==> inputs of lagoon <==
## ALU
module ALU(
    clk,
    rst_n,
    valid,
    ready,
    mode,
    in_A,
    in_B,
    out
);
Settings: LEC_CHECK=0, CAP_MARGIN=30, CELL_PAD_IN_SITES_GLOBAL_PLACEMENT=1, CORE_MARGIN=7, CORE_UTILIZATION=64, CTS_CLUSTER_SIZE=58, GPL_TIMING_DRIVEN=1, MIN_ROUTING_LAYER=met1, PLACE_DENSITY_LB_ADDON=0.27, SETUP_SLACK_MARGIN=0.73, SLEW_MARGIN=20; clock period 2.53 ns.
run.sh (not shown) runs the stock make flow with config.mk's settings and CLKGATE_MAP_FILE=.
==> garnet: changes against lagoon <==
- ABC_AREA: unset -> 1
- CAP_MARGIN: 30 -> 20
- CORE_MARGIN: 7 -> 2
- CORE_UTILIZATION: 64 -> 40
- CTS_CLUSTER_DIAMETER: unset -> 275
- CTS_CLUSTER_SIZE: 58 -> unset
- GPL_TIMING_DRIVEN: 1 -> unset
- MAX_ROUTING_LAYER: unset -> met4
- PLACE_DENSITY_LB_ADDON: 0.27 -> unset
- SETUP_SLACK_MARGIN: 0.73 -> unset
- SLEW_MARGIN: 20 -> 15
==> flow/constraint.sdc (replaced) <==
create_clock -name core_clock -period 10.0 [get_ports {clk}]
set_input_delay 2.0000 -clock core_clock [delete_from_list [all_inputs] [get_ports {clk}]]
set_output_delay 2.0000 -clock core_clock [all_outputs]
set_load 0.01 [all_outputs]
==> comparison table <==
quantity                                           garnet                                               lagoon
Status                   no timing/DRC/antenna violations                               stopped before the end
Last stage reached                                      -  global placement without I/O (3_1_place_gp_skip_io)
Synth Area in XOR/XNOR                            0.00603                                               0.0459
Post-Synth Adder-Cell Area                         0.0877                                                0.104
Total number of placement rows                         69                                                   50
Post-synthesis simple-gate area fraction            0.405                                                0.173
Total nets after synthesis                           2699                                                 1705
Number of cells produced by synthesis                2530                                                 1536
Mux frac, synth                                         0                                               0.0622
Synth Cell Area                                 14500 µm²                                            12200 µm²
Chip Area                                       37900 µm²                                            23100 µm²
Synth cell types                                       53                                                   81
Total cells reported by yosys after synthesis        2530                                                 1536
Synthesized area per cell                        5.74 µm²                                             7.95 µm²

==> inputs of job 3812 <==
==> flow/design.v <==
module ALU(
    clk,
    rst_n,
    valid,
    ready,
    mode,
    in_A,
    in_B,
    out
);
    input         clk, rst_n;
    input         valid;
    input  [1:0]  mode;  
    output        ready;
    input  [31:0] in_A, in_B;
    output [63:0] out;
    parameter IDLE = 3'd0;
    parameter MUL  = 3'd1;
    parameter DIV  = 3'd2;
    parameter AND  = 3'd3;
    parameter AVG  = 3'd4;
    parameter OUT  = 3'd5;
    reg  [ 2:0] state, state_nxt;
    reg  [ 4:0] counter, counter_nxt;
    reg  [64:0] shreg, shreg_nxt;  
    reg  [31:0] alu_in, alu_in_nxt;
    reg  [32:0] alu_out;
    reg         ready_;
    assign ready = ready_;
    assign out = shreg[63:0];
    always @(*) begin
        case(state)
            IDLE: begin
                if (valid) 
                    case (mode)
                        0 : state_nxt = MUL;
                        1 : state_nxt = DIV;
                        2 : state_nxt = AND;
                        3 : state_nxt = AVG;
                    endcase
                else state_nxt = IDLE;
            end
            MUL : state_nxt = (counter != 31) ? MUL : OUT;
            DIV : state_nxt = (counter != 31) ? DIV : OUT;
            AND : state_nxt = OUT;
            AVG : state_nxt = OUT;
            OUT : state_nxt = IDLE;
            default : state_nxt = IDLE;
        endcase
    end
    always @(*) begin
        if ((state == MUL) || (state == DIV)) counter_nxt = counter + 1; 
        else                                  counter_nxt = 0;
    end
    always @(*) begin
        case(state)
            IDLE: begin
                if (valid) alu_in_nxt = in_B;
                else       alu_in_nxt = 0;
            end
            OUT : alu_in_nxt = 0;
            default: alu_in_nxt = alu_in;
        endcase
    end
    always @(*) begin
        case (state)
            MUL : begin
                if (shreg[0]) alu_out = shreg[63:32] + alu_in;
                else          alu_out = shreg[63:32];
            end
            DIV : alu_out = shreg[64:32] - {1'b0, alu_in};
            AND : alu_out = shreg[31:0] & alu_in;
            AVG : alu_out = (shreg[31:0] + alu_in) >> 1;
            default alu_out = 0;
        endcase
    end
    always @(*) begin
        case (state)
            IDLE: begin
                if (valid) begin
                    shreg_nxt = {33'b0, in_A};
                    if (state_nxt == DIV) shreg_nxt = shreg_nxt << 1;                 
                end
                else shreg_nxt = 0;
            end
            MUL : shreg_nxt = {1'b0, alu_out, shreg[31:1]};
            DIV : begin
                if (shreg[64:32] < {1'b0, alu_in}) shreg_nxt = shreg << 1;
                else                      shreg_nxt = {alu_out[31:0], shreg[31:0], 1'b1};
                if (counter == 31) shreg_nxt = {1'b0, shreg_nxt[64:33], shreg_nxt[31:0]};
            end
            AND : shreg_nxt = {32'b0, alu_out};
            AVG : shreg_nxt = {32'b0, alu_out};
            OUT : shreg_nxt = 0;
            default : shreg_nxt = 0;
        endcase
    end
    always @(posedge clk or negedge rst_n) begin
        if (!rst_n) begin
            state   <= IDLE;
            counter <= 0;
            shreg   <= 0;
            alu_in  <= 0;
            ready_  <= 0;
        end
        else begin
            state   <= state_nxt;
            counter <= counter_nxt;
            shreg   <= shreg_nxt;
            alu_in  <= alu_in_nxt;
            ready_  <= (state_nxt == OUT) ? 1 : 0;
        end
    end
endmodule
==> flow/run.sh <==
#!/bin/bash
# the make line also repeats each setting of config.mk as NAME=value (left out here)
make -C /OpenROAD-flow-scripts/flow DESIGN_CONFIG=/design/flow/config.mk WORK_HOME=/design/flow/orfs CLKGATE_MAP_FILE= finish
==> flow/config.mk <==
export PLATFORM = sky130hd
export DESIGN_NAME = ALU
export DESIGN_NICKNAME = ALU
export VERILOG_FILES = /design/flow/design.v
export SDC_FILE = /design/flow/constraint.sdc
export NUM_CORES = 4
export LEC_CHECK = 0
export CAP_MARGIN = 30
export CELL_PAD_IN_SITES_GLOBAL_PLACEMENT = 1
export CORE_MARGIN = 7
export CORE_UTILIZATION = 58
export GPL_TIMING_DRIVEN = 1
export MIN_ROUTING_LAYER = met1
export PLACE_DENSITY_LB_ADDON = 0.27
export SETUP_SLACK_MARGIN = -0.16
export SLEW_MARGIN = 20
==> flow/constraint.sdc <==
create_clock -name core_clock -period 2.53 [get_ports {clk}]
set_input_delay 0.5060 -clock core_clock [delete_from_list [all_inputs] [get_ports {clk}]]
set_output_delay 0.5060 -clock core_clock [all_outputs]
set_load 0.01 [all_outputs]
==> job 3865: changes against job 3812 <==
CAP_MARGIN = 20   (was 30)
CELL_PAD_IN_SITES_GLOBAL_PLACEMENT = not set   (was 1)
CORE_MARGIN = 2   (was 7)
CORE_UTILIZATION = 72   (was 58)
CTS_CLUSTER_SIZE = 37   (was not set)
GPL_TIMING_DRIVEN = not set   (was 1)
MIN_ROUTING_LAYER = not set   (was met1)
PLACE_DENSITY_LB_ADDON = not set   (was 0.27)
SETUP_SLACK_MARGIN = not set   (was -0.16)
==> flow/constraint.sdc (replaced) <==
create_clock -name core_clock -period 6.94 [get_ports {clk}]
set_input_delay 1.3880 -clock core_clock [delete_from_list [all_inputs] [get_ports {clk}]]
set_output_delay 1.3880 -clock core_clock [all_outputs]
set_load 0.01 [all_outputs]
==> results <==
metric	job 3865	job 3812
Vert. Die Dim	134 um	159 um
Number of buffers inserted to repair setup after CTS	0	68
# resized after CTS	0	285
Run status	no timing/DRC/antenna violations	stopped before the end
Failing step	-	global routing (5_1_grt)
Die Size	18000 sq um	25300 sq um
Estimated wirelength of the detail-placed design	32.6 mm	43.6 mm
Worst Setup Slack post-DPL	2.06 ns	-1.03 ns
Core Density at Floorplan	73.7%	59.8%
Placed Area	13100 sq um	17400 sq um
Die x size	134 um	159 um
Placement Rows	47	52
Area of the core	16600 sq um	20400 sq um
Instance count after placement with tap cells included	1747	2291
